==> inputs of job 1534 <==
==> flow/design.v (excerpt) <==
module serial
    (  
      input  clk  
    , input  reset  
    , input  enable  
    , input  can_send
    , input [7:0] data_in
    , input  in_stb
    , output wire [7:0] data_out
    , output wire  out_stb
    );
export LEC_CHECK = 0
export CAP_MARGIN = 20
export CORE_MARGIN = 2
export CORE_UTILIZATION = 40
export CTS_CLUSTER_SIZE = 62
export GPL_ROUTABILITY_DRIVEN = 1
export MAX_ROUTING_LAYER = met4
export MIN_ROUTING_LAYER = met2
export PLACE_DENSITY = 0.76
export SETUP_SLACK_MARGIN = 2.19
export SLEW_MARGIN = 20
export TNS_END_PERCENT = 40
create_clock -name core_clock -period 10.0 [get_ports {clk}]
run.sh (not shown) runs the stock make flow with config.mk's settings and CLKGATE_MAP_FILE=.
==> job 8522: changes against job 1534 <==
Settings changed: CORE_UTILIZATION 40 to 66, CTS_CLUSTER_SIZE 62 to not set, GPL_ROUTABILITY_DRIVEN 1 to not set, MAX_ROUTING_LAYER met4 to not set, MIN_ROUTING_LAYER met2 to not set, PLACE_DENSITY 0.76 to not set, SETUP_SLACK_MARGIN 2.19 to not set, TNS_END_PERCENT 40 to not set.
==> flow/constraint.sdc (replaced) <==
create_clock -name core_clock -period 5.56 [get_ports {clk}]
set_input_delay 1.1120 -clock core_clock [delete_from_list [all_inputs] [get_ports {clk}]]
set_output_delay 1.1120 -clock core_clock [all_outputs]
set_load 0.01 [all_outputs]
==> job 2548: changes against job 1534 <==
Settings changed: CAP_MARGIN 20 to 25, CELL_PAD_IN_SITES_DETAIL_PLACEMENT set to 0, CORE_UTILIZATION 40 to 22, CTS_CLUSTER_SIZE 62 to 67, GPL_ROUTABILITY_DRIVEN 1 to not set, GPL_TIMING_DRIVEN set to 0, MAX_ROUTING_LAYER met4 to not set, PLACE_DENSITY 0.76 to not set, PLACE_DENSITY_LB_ADDON set to 0.15, SETUP_SLACK_MARGIN 2.19 to 1.34, TNS_END_PERCENT 40 to not set.
==> flow/constraint.sdc (replaced) <==
create_clock -name core_clock -period 6.94 [get_ports {clk}]
set_input_delay 1.3880 -clock core_clock [delete_from_list [all_inputs] [get_ports {clk}]]
set_output_delay 1.3880 -clock core_clock [all_outputs]
set_load 0.01 [all_outputs]
==> summary of the runs <==
- Job 2548 went through all stages and came out clean. Job 1534 completed without violations. Job 8522 ran to the end with violations: negative setup slack.
- Worst setup slack: job 1534 > job 2548 > job 8522.
- Synthesized cell count is the same in job 8522 and job 2548.
- Non-clock buffer count, lowest first: job 1534, job 8522, job 2548.
- Against job 2548, the die area of job 1534 is lower by about 45%.

========
==> inputs of job 569 <==
==> flow/design.v <==
`timescale 100fs/100fs
module serial
    (  
      input  clk  
    , input  reset  
    , input  enable  
    , input  can_send
    , input [7:0] data_in
    , input  in_stb
    , output wire [7:0] data_out
    , output wire  out_stb
    );
  wire [8:0] c_ds_app_arg;
  wire  c_ds_app_arg_0;
  reg [5:0] maybeToBoola_c_ds_app_arg;
  wire [7:0] c_ds_app_arg_1;
  wire [6:0] result_0;
  wire [7:0] a;
  wire [12:0] result_1;
  reg [6:0] result_2;
  wire [6:0] c_case_alt;
  reg [6:0] c_case_alt_0;
  wire [1:0] dir;
  wire [6:0] c_case_alt_1;
  wire [6:0] c_case_alt_2;
  wire [6:0] c_case_alt_3;
  wire [3:0] a1;
  reg [4:0] inp_n;
  wire signed [63:0] c_inp_n_app_arg;
  reg [5:0] c_app_arg;
  wire [5:0] c_case_alt_4;
  reg [5:0] c_case_alt_5;
  reg [5:0] c_case_alt_6;
  wire [0:0] ctr;
  wire [1:0] ctr_0;
  wire [2:0] ctr_1;
  reg [5:0] result_3;
  reg [5:0] c_case_alt_7;
  reg [5:0] c_case_alt_8;
  reg [5:0] c_case_alt_9;
  wire [20:0] c_case_scrut;
  wire signed [63:0] wild;
  wire signed [63:0] c_wild_app_arg;
  wire  c_ds_app_arg_2;
  reg [31:0] maybeToBoola_c_ds_app_arg_0;
  wire [5:0] c_ds_app_arg_3;
  wire [32:0] result_4;
  wire [5:0] a_0;
  wire signed [63:0] c_r_app_arg;
  wire [15:0] result_5;
  wire signed [63:0] c_ds1_app_arg;
  wire [16:0] r;
  wire [15:0] result_6;
  wire signed [63:0] c_r_app_arg_0;
  wire [15:0] result_7;
  reg [32:0] c_app_arg_0;
  wire [64:0] result_8;
  wire [15:0] x;
  wire [15:0] y;
  wire [3:0] n;
  wire [3:0] n_0;
  wire [3:0] n_1;
  reg [31:0] ds1;
  wire [16:0] r_0;
  wire [16:0] r_1;
  reg [36:0] maybeToBoola_c_ds_app_arg_1;
  wire [8:0] result_9;
  wire [45:0] c_case_alt_10;
  wire [8:0] c_app_arg_1;
  wire [8:0] c_case_alt_11;
  wire [7:0] result_10;
  wire signed [63:0] c_app_arg_2;
  wire signed [63:0] c_app_arg_3;
  wire [31:0] a_1;
  wire [3:0] c_app_arg_4;
  wire [4:0] z;
  wire [3:0] result_11;
  wire [3:0] digitIdx;
  wire [32:0] c_app_arg_5;
  wire [31:0] n_2;
  wire [32:0] number;
  reg [265:0] maybeToBoola_c_ds_app_arg_2;
  wire [8:0] result_12;
  wire signed [63:0] c_wild3_app_arg;
  wire [255:0] result_13;
  wire [255:0] c_app_arg_6;
  wire [4:0] c_app_arg_7;
  wire [4:0] c_app_arg_8;
  wire signed [63:0] c_wild3_app_arg_0;
  wire [7:0] result_14;
  wire [8:0] c_app_arg_9;
  wire [274:0] result_15;
  wire  canSend;
  wire [7:0] a_2;
  wire signed [63:0] wild3;
  wire signed [63:0] wild3_0;
  wire  doSend;
  wire [4:0] readPointer1;
  wire [4:0] writePointer1;
  wire [255:0] memory1;
  wire [7:0] a1_0;
  wire [9:0] eta;
  wire [7:0] c_bv;
  wire signed [63:0] result_selection_res;
  wire [0:0] c_case_alt_selection_9;
  wire [16:0] c_bv_0;
  wire [16:0] c_bv_1;
  wire [16:0] c_bv_2;
  wire [31:0] c_i_29;
  wire [31:0] c_i_31;
  wire [8:0] result;
  assign eta = {can_send,   data_in,   in_stb};
  assign c_ds_app_arg = eta[0:0] ? {1'b1,eta[8:1]} : {1'b0,8'bxxxxxxxx};
  assign c_ds_app_arg_0 = c_ds_app_arg[8:8] ? 1'b1 : 1'b0;
  always @(posedge clk or  posedge  reset) begin : maybeToBoola_c_ds_app_arg_register
    if ( reset) begin
      maybeToBoola_c_ds_app_arg <= {3'b000,1'd1,2'bxx};
    end else if (c_ds_app_arg_0) begin
      maybeToBoola_c_ds_app_arg <= result_1[12:7];
    end
  end
  assign c_ds_app_arg_1 = c_ds_app_arg[8:8] ? a : 8'b00000111;
  assign result_0 = result_1[6:0];
  assign a = c_ds_app_arg[7:0];
  assign result_1 = {c_app_arg,   result_2};
  always @(*) begin
    case(maybeToBoola_c_ds_app_arg[5:3])
      3'b100 : result_2 = c_case_alt_0;
      3'b101 : result_2 = c_case_alt;
      default : result_2 = {1'b0,6'bxxxxxx};
    endcase
  end
  assign c_case_alt = inp_n[4:4] ? {1'b1,{2'b11,4'bxxxx}} : {1'b0,6'bxxxxxx};
  always @(*) begin
    case(dir)
      2'b00 : c_case_alt_0 = c_case_alt_3;
      2'b01 : c_case_alt_0 = c_case_alt_2;
      default : c_case_alt_0 = c_case_alt_1;
    endcase
  end
  assign dir = maybeToBoola_c_ds_app_arg[2:1];
  assign c_case_alt_1 = inp_n[4:4] ? {1'b1,{2'b10,a1}} : {1'b0,6'bxxxxxx};
  assign c_case_alt_2 = inp_n[4:4] ? {1'b1,{2'b01,a1}} : {1'b0,6'bxxxxxx};
  assign c_case_alt_3 = inp_n[4:4] ? {1'b1,{2'b00,a1}} : {1'b0,6'bxxxxxx};
  assign a1 = inp_n[3:0];
  always @(*) begin
    case(c_ds_app_arg_1)
      8'b00000111 : inp_n = {1'b0,4'bxxxx};
      default : inp_n = {1'b1,$unsigned(c_inp_n_app_arg[0+:4])};
    endcase
  end
  assign c_bv = (c_ds_app_arg_1 & 8'b00001111);
  assign c_inp_n_app_arg = $unsigned({{(64-8) {1'b0}},c_bv});
  always @(*) begin
    case(maybeToBoola_c_ds_app_arg[5:3])
      3'b000 : c_app_arg = result_3;
      3'b001 : c_app_arg = c_case_alt_6;
      3'b010 : c_app_arg = c_case_alt_5;
      3'b011 : c_app_arg = c_case_alt_4;
      3'b100 : c_app_arg = {3'b000,1'd0,2'bxx};
      3'b101 : c_app_arg = {3'b110,3'bxxx};
      default : c_app_arg = {3'b110,3'bxxx};
    endcase
  end
  assign c_case_alt_4 = ctr ? {3'b011,ctr - 1'd1,2'bxx} : {3'b100,2'd1,1'bx};
  always @(*) begin
    case(ctr_0)
      2'd0 : c_case_alt_5 = {3'b100,2'd2,1'bx};
      default : c_case_alt_5 = {3'b010,ctr_0 - 2'd1,1'bx};
    endcase
  end
  always @(*) begin
    case(ctr_1)
      3'd0 : c_case_alt_6 = {3'b100,2'd0,1'bx};
      default : c_case_alt_6 = {3'b001,ctr_1 - 3'd1};
    endcase
  end
  assign ctr = maybeToBoola_c_ds_app_arg[2:2];
  assign ctr_0 = maybeToBoola_c_ds_app_arg[2:1];
  assign ctr_1 = maybeToBoola_c_ds_app_arg[2:0];
  assign result_selection_res = (($unsigned(wild)) <= 64'd1114111) ? 64'sd1 : 64'sd0;
  always @(*) begin
    case(result_selection_res)
      64'sd1 : result_3 = c_case_alt_7;
      default : result_3 = {6 {1'bx}};
    endcase
  end
  assign c_case_alt_selection_9 = maybeToBoola_c_ds_app_arg[2:2];
  always @(*) begin
    case(c_case_alt_selection_9)
      1'd0 : c_case_alt_7 = c_case_alt_9;
      1'd1 : c_case_alt_7 = c_case_alt_8;
      default : c_case_alt_7 = {6 {1'bx}};
    endcase
  end
  always @(*) begin
    case(c_case_scrut)
      21'd10 : c_case_alt_8 = {3'b101,3'bxxx};
      21'd100 : c_case_alt_8 = {3'b010,2'd3,1'bx};
      21'd102 : c_case_alt_8 = {3'b001,3'd6};
      21'd117 : c_case_alt_8 = {3'b011,1'd1,2'bxx};
      default : c_case_alt_8 = {6 {1'bx}};
    endcase
  end
  always @(*) begin
    case(c_case_scrut)
      21'd10 : c_case_alt_9 = {3'b000,1'd1,2'bxx};
      default : c_case_alt_9 = {6 {1'bx}};
    endcase
  end
  assign c_case_scrut = $unsigned(wild[0+:21]);
  assign wild = $signed(c_wild_app_arg);
  assign c_wild_app_arg = $unsigned({{(64-8) {1'b0}},c_ds_app_arg_1});
  assign c_ds_app_arg_2 = result_0[6:6] ? 1'b1 : 1'b0;
  always @(posedge clk or  posedge  reset) begin : maybeToBoola_c_ds_app_arg_0_register
    if ( reset) begin
      maybeToBoola_c_ds_app_arg_0 <= {16'd0,   16'd0};
    end else if (c_ds_app_arg_2) begin
      maybeToBoola_c_ds_app_arg_0 <= result_8[64:33];
    end
  end
  assign c_ds_app_arg_3 = result_0[6:6] ? a_0 : {2'b00,4'd0};
  assign result_4 = result_8[32:0];
  assign a_0 = result_0[5:0];
  assign c_r_app_arg = $unsigned({{(64-4) {1'b0}},n});
  assign c_bv_0 = (r_0);
  assign result_5 = (( c_bv_0[17-1] ) == 1'b0) ? (r_0[0+:16]) : 16'd65535;
  assign c_ds1_app_arg = $unsigned({{(64-4) {1'b0}},n_1});
  assign r =  y - ($unsigned(c_ds1_app_arg[0+:16]));
  assign c_bv_1 = (r);
  assign result_6 = (( c_bv_1[17-1] ) == 1'b0) ? (r[0+:16]) : (16'd0);
  assign c_r_app_arg_0 = $unsigned({{(64-4) {1'b0}},n_0});
  assign c_bv_2 = (r_1);
  assign result_7 = (( c_bv_2[17-1] ) == 1'b0) ? (r_1[0+:16]) : 16'd65535;
  always @(*) begin
    case(c_ds_app_arg_3[5:4])
      2'b11 : c_app_arg_0 = {1'b1,({{(32-16) {1'b0}},x}) * ({{(32-16) {1'b0}},y})};
      default : c_app_arg_0 = {1'b0,32'bxxxxxxxxxxxxxxxxxxxxxxxxxxxxxxxx};
    endcase
  end
  assign result_8 = {{ds1[31:16],   ds1[15:0]},
                     c_app_arg_0};
  assign x = maybeToBoola_c_ds_app_arg_0[31:16];
  assign y = maybeToBoola_c_ds_app_arg_0[15:0];
  assign n = c_ds_app_arg_3[3:0];
  assign n_0 = c_ds_app_arg_3[3:0];
  assign n_1 = c_ds_app_arg_3[3:0];
  always @(*) begin
    case(c_ds_app_arg_3[5:4])
      2'b00 : ds1 = {result_5,   y};
      2'b01 : ds1 = {x,   result_6};
      2'b10 : ds1 = {x,   result_7};
      default : ds1 = maybeToBoola_c_ds_app_arg_0;
    endcase
  end
  assign r_0 = x + ($unsigned(c_r_app_arg[0+:16]));
  assign r_1 = y + ($unsigned(c_r_app_arg_0[0+:16]));
  always @(posedge clk or  posedge  reset) begin : maybeToBoola_c_ds_app_arg_1_register
    if ( reset) begin
      maybeToBoola_c_ds_app_arg_1 <= {{1'b0,32'bxxxxxxxxxxxxxxxxxxxxxxxxxxxxxxxx},   4'd0};
    end else if (enable) begin
      maybeToBoola_c_ds_app_arg_1 <= c_case_alt_10[45:9];
    end
  end
  assign result_9 = c_case_alt_10[8:0];
  assign c_case_alt_10 = {{c_app_arg_5,
                           c_app_arg_4},   c_app_arg_1};
  assign c_app_arg_1 = (digitIdx < 4'd8) ? c_case_alt_11 : {1'b0,8'bxxxxxxxx};
  assign c_case_alt_11 = number[32:32] ? {1'b1,result_10} : {1'b0,8'bxxxxxxxx};
  assign result_10 = (a_1 <= 32'd9) ? ($unsigned(c_app_arg_2[0+:8])) : ($unsigned(c_app_arg_3[0+:8]));
  assign c_i_29 = (32'd48 | a_1);
  assign c_app_arg_2 = $unsigned({{(64-32) {1'b0}},c_i_29});
  assign c_i_31 = (a_1 + 32'd87);
  assign c_app_arg_3 = $unsigned({{(64-32) {1'b0}},c_i_31});
  assign a_1 = n_2 >> (64'sd28);
  assign c_app_arg_4 = number[32:32] ? result_11 : 4'd0;
  assign z = digitIdx + 4'd1;
  assign result_11 = (z > 5'd8) ? 4'd8 : (z[0+:4]);
  assign digitIdx = maybeToBoola_c_ds_app_arg_1[3:0];
  assign c_app_arg_5 = number[32:32] ? {1'b1,n_2 << (64'sd4)} : result_4;
  assign n_2 = number[31:0];
  assign number = maybeToBoola_c_ds_app_arg_1[36:4];
  always @(posedge clk or  posedge  reset) begin : maybeToBoola_c_ds_app_arg_2_register
    if ( reset) begin
      maybeToBoola_c_ds_app_arg_2 <= {{8'b00000001,   8'b00000001,   8'b00000001,   8'b00000001,   8'b00000001,
    8'b00000001,   8'b00000001,   8'b00000001,   8'b00000001,   8'b00000001,
    8'b00000001,   8'b00000001,   8'b00000001,   8'b00000001,   8'b00000001,
    8'b00000001,   8'b00000001,   8'b00000001,   8'b00000001,   8'b00000001,
    8'b00000001,   8'b00000001,   8'b00000001,   8'b00000001,   8'b00000001,
    8'b00000001,   8'b00000001,   8'b00000001,   8'b00000001,   8'b00000001,
    8'b00000001,   8'b00000001},   5'd0,   5'd0};
    end else if (enable) begin
      maybeToBoola_c_ds_app_arg_2 <= result_15[274:9];
    end
  end
  assign result_12 = result_15[8:0];
  assign c_wild3_app_arg = $unsigned({{(64-5) {1'b0}},writePointer1});
  genvar i;
  generate
  for (i=0;i<32;i=i+1) begin : vector_replace
    assign result_13[(31-i)*8+:8] = (wild3) == i ? a_2 : memory1[(31-i)*8+:8];
  end
  endgenerate
  assign c_app_arg_6 = result_9[8:8] ? result_13 : memory1;
  assign c_app_arg_7 = result_9[8:8] ? (writePointer1 + 5'd1) : writePointer1;
  assign c_app_arg_8 = doSend ? (readPointer1 + 5'd1) : readPointer1;
  assign c_wild3_app_arg_0 = $unsigned({{(64-5) {1'b0}},readPointer1});
  wire [7:0] vecArray [0:32-1];
  genvar i_0;
  generate
  for (i_0=0; i_0 < 32; i_0=i_0+1) begin : mk_array
    assign vecArray[(32-1)-i_0] = memory1[i_0*8+:8];
  end
  endgenerate
  assign result_14 = vecArray[(wild3_0)];
  assign c_app_arg_9 = doSend ? {1'b1,result_14} : {1'b0,8'bxxxxxxxx};
  assign result_15 = {{c_app_arg_6,
                       c_app_arg_7,   c_app_arg_8},   c_app_arg_9};
  assign canSend = eta[9:9];
  assign a_2 = result_9[7:0];
  assign wild3 = $signed(c_wild3_app_arg);
  assign wild3_0 = $signed(c_wild3_app_arg_0);
  assign doSend = canSend ? (writePointer1 > readPointer1) : 1'b0;
  assign readPointer1 = maybeToBoola_c_ds_app_arg_2[4:0];
  assign writePointer1 = maybeToBoola_c_ds_app_arg_2[9:5];
  assign memory1 = maybeToBoola_c_ds_app_arg_2[265:10];
  assign result = result_12[8:8] ? {a1_0,
                                    1'b1} : {{8 {1'bx}},   1'b0};
  assign a1_0 = result_12[7:0];
  assign data_out = result[8:1];
  assign out_stb = result[0:0];
endmodule
==> flow/run.sh <==
#!/bin/bash
# the make line also repeats each setting of config.mk as NAME=value (left out here)
make -C /OpenROAD-flow-scripts/flow DESIGN_CONFIG=/design/flow/config.mk WORK_HOME=/design/flow/orfs CLKGATE_MAP_FILE= finish
==> flow/config.mk <==
export PLATFORM = sky130hd
export DESIGN_NAME = serial
export DESIGN_NICKNAME = serial
export VERILOG_FILES = /design/flow/design.v
export SDC_FILE = /design/flow/constraint.sdc
export NUM_CORES = 4
export LEC_CHECK = 0
export CAP_MARGIN = 20
export CELL_PAD_IN_SITES_GLOBAL_PLACEMENT = 0
export CORE_ASPECT_RATIO = 1.41
export CORE_MARGIN = 3
export CORE_UTILIZATION = 56
export CTS_CLUSTER_SIZE = 82
export GPL_ROUTABILITY_DRIVEN = 0
export GPL_TIMING_DRIVEN = 1
export MAX_ROUTING_LAYER = met4
export PLACE_DENSITY = 0.67
export SLEW_MARGIN = 30
export TNS_END_PERCENT = 55
==> flow/constraint.sdc <==
create_clock -name core_clock -period 4.63 [get_ports {clk}]
set_input_delay 0.9260 -clock core_clock [delete_from_list [all_inputs] [get_ports {clk}]]
set_output_delay 0.9260 -clock core_clock [all_outputs]
set_load 0.01 [all_outputs]
==> job 9164 (differences from job 569) <==
CELL_PAD_IN_SITES_GLOBAL_PLACEMENT = 3   (was 0)
CORE_MARGIN = 2   (was 3)
CORE_UTILIZATION = 48   (was 56)
CTS_CLUSTER_SIZE = default   (was 82)
GPL_ROUTABILITY_DRIVEN = 1   (was 0)
GPL_TIMING_DRIVEN = 0   (was 1)
PLACE_DENSITY = 0.43   (was 0.67)
SLEW_MARGIN = 20   (was 30)
TNS_END_PERCENT = 85   (was 55)
==> flow/constraint.sdc (replaced) <==
create_clock -name core_clock -period 11.2 [get_ports {clk}]
set_input_delay 2.2400 -clock core_clock [delete_from_list [all_inputs] [get_ports {clk}]]
set_output_delay 2.2400 -clock core_clock [all_outputs]
set_load 0.01 [all_outputs]
==> comparison <==
Synthesized cell count is the same in job 9164 and job 569. Of job 569 and job 9164, job 9164 has the higher worst hold slack (gap 1.4 ps). Against job 9164, the via count of job 569 is higher by about 1.7%. Job 569 finished but fails on negative setup slack. Job 9164 completed with no timing, DRC or antenna violations. In job 569 the critical path depth is higher than in job 9164, by 7.
